v2:
==> flow/design.v (excerpt) <==
module MBF(CLK, RESET, IN_VALID, IN_DATA, X_DATA, Y_DATA, OUT_VALID);
make LEC_CHECK=0 CAP_MARGIN=20 CORE_MARGIN=2 CORE_UTILIZATION=21 CTS_CLUSTER_DIAMETER=41 GPL_ROUTABILITY_DRIVEN=0 HOLD_SLACK_MARGIN=0.15 MAX_ROUTING_LAYER=met4 SETUP_SLACK_MARGIN=1.63 SLEW_MARGIN=20 TNS_END_PERCENT=45 finish   # period 11.1 ns
run.sh (not shown) runs the stock make flow with config.mk's settings and CLKGATE_MAP_FILE=.
> inputs changed (v2 -> v46)
==> flow/config.mk <==
export PLATFORM = sky130hd
export DESIGN_NAME = MBF
export DESIGN_NICKNAME = MBF
export VERILOG_FILES = /design/flow/design.v
export SDC_FILE = /design/flow/constraint.sdc
export NUM_CORES = 4
export LEC_CHECK = 0
export ABC_AREA = 1
export CAP_MARGIN = 5
export CORE_MARGIN = 2
export CORE_UTILIZATION = 72
export CTS_CLUSTER_SIZE = 71
export SLEW_MARGIN = 20
==> flow/constraint.sdc <==
create_clock -name core_clock -period 3.89 [get_ports {CLK}]
set_input_delay 0.7780 -clock core_clock [delete_from_list [all_inputs] [get_ports {CLK}]]
set_output_delay 0.7780 -clock core_clock [all_outputs]
set_load 0.01 [all_outputs]
Results
Completing all stages was not enough for v46: its layout failed the final checks because of negative setup slack. Going from v2 to v46, layout overhead on the synthesized area now larger; routed length on met1 now larger. Diff v2 -> v46: cell area went up about 5%, total of cells resized after clock tree synthesis went up, post-detailed-routing wire length saw an increase, average size of a mapped cell fell by about 9%. Comparing v46 and v2, cell count after synthesis is higher on v46.
### v46 -> v20
--- a/flow/config.mk
+++ b/flow/config.mk
@@ -7,7 +7,9 @@
 export LEC_CHECK = 0
 export ABC_AREA = 1
-export CAP_MARGIN = 5
+export CAP_MARGIN = 20
 export CORE_MARGIN = 2
 export CORE_UTILIZATION = 72
-export CTS_CLUSTER_SIZE = 71
+export CTS_CLUSTER_SIZE = 98
+export SETUP_SLACK_MARGIN = 0.62
 export SLEW_MARGIN = 20
+export TNS_END_PERCENT = 5
==> flow/constraint.sdc <==
create_clock -name core_clock -period 3.73 [get_ports {CLK}]
set_input_delay 0.7460 -clock core_clock [delete_from_list [all_inputs] [get_ports {CLK}]]
set_output_delay 0.7460 -clock core_clock [all_outputs]
set_load 0.01 [all_outputs]
==> comparison <==
First-pass GRT wire length of v20 exceeds that of v46 by a few percent.
Average wire per standard cell: v20 vs v46 up about 6%
What the final checks of v20 revealed, after a flow that finished every stage, was a layout that fails on negative setup slack.
Of v20 and v46, the run reporting the higher length of routed wiring on met1 was v46.
Endpoint of the most critical setup path = fk_x[11]: v20; endpoint of the most critical setup path = fk_y[8]: v46
Final worst slack, v20 and v46: lower on v20
v20 falls short of v46 in first-iteration DRC count.
The inputs of v24 differ from those of v20 as listed below.
--- a/flow/config.mk
+++ b/flow/config.mk
@@ -10,6 +10,6 @@
 export CORE_MARGIN = 2
 export CORE_UTILIZATION = 72
-export CTS_CLUSTER_SIZE = 98
-export SETUP_SLACK_MARGIN = 0.62
+export CTS_CLUSTER_DIAMETER = 400
+export PLACE_DENSITY = 0.36
 export SLEW_MARGIN = 20
-export TNS_END_PERCENT = 5
+export TNS_END_PERCENT = 10
==> flow/constraint.sdc <==
create_clock -name core_clock -period 3.91 [get_ports {CLK}]
set_input_delay 0.7820 -clock core_clock [delete_from_list [all_inputs] [get_ports {CLK}]]
set_output_delay 0.7820 -clock core_clock [all_outputs]
set_load 0.01 [all_outputs]
==> comparison <==
Vias: v24 fewer than v20
Clock period minus final worst setup slack deteriorates in v24 relative to v20.
Going from v20 to v24, the share of the core filled with cells was found to have gone down by 1.5 points.
Diff v20 -> v24: clock skew up 0.0092 ns, post-place instance area down 160 µm², number of port buffers flat.
Sort v20 and v24 by final net count desc -> top: v20
Routed wire in v24 totals less than in v20.
From the logs: v24 reached the end of the flow and failed the layout checks with negative setup slack.
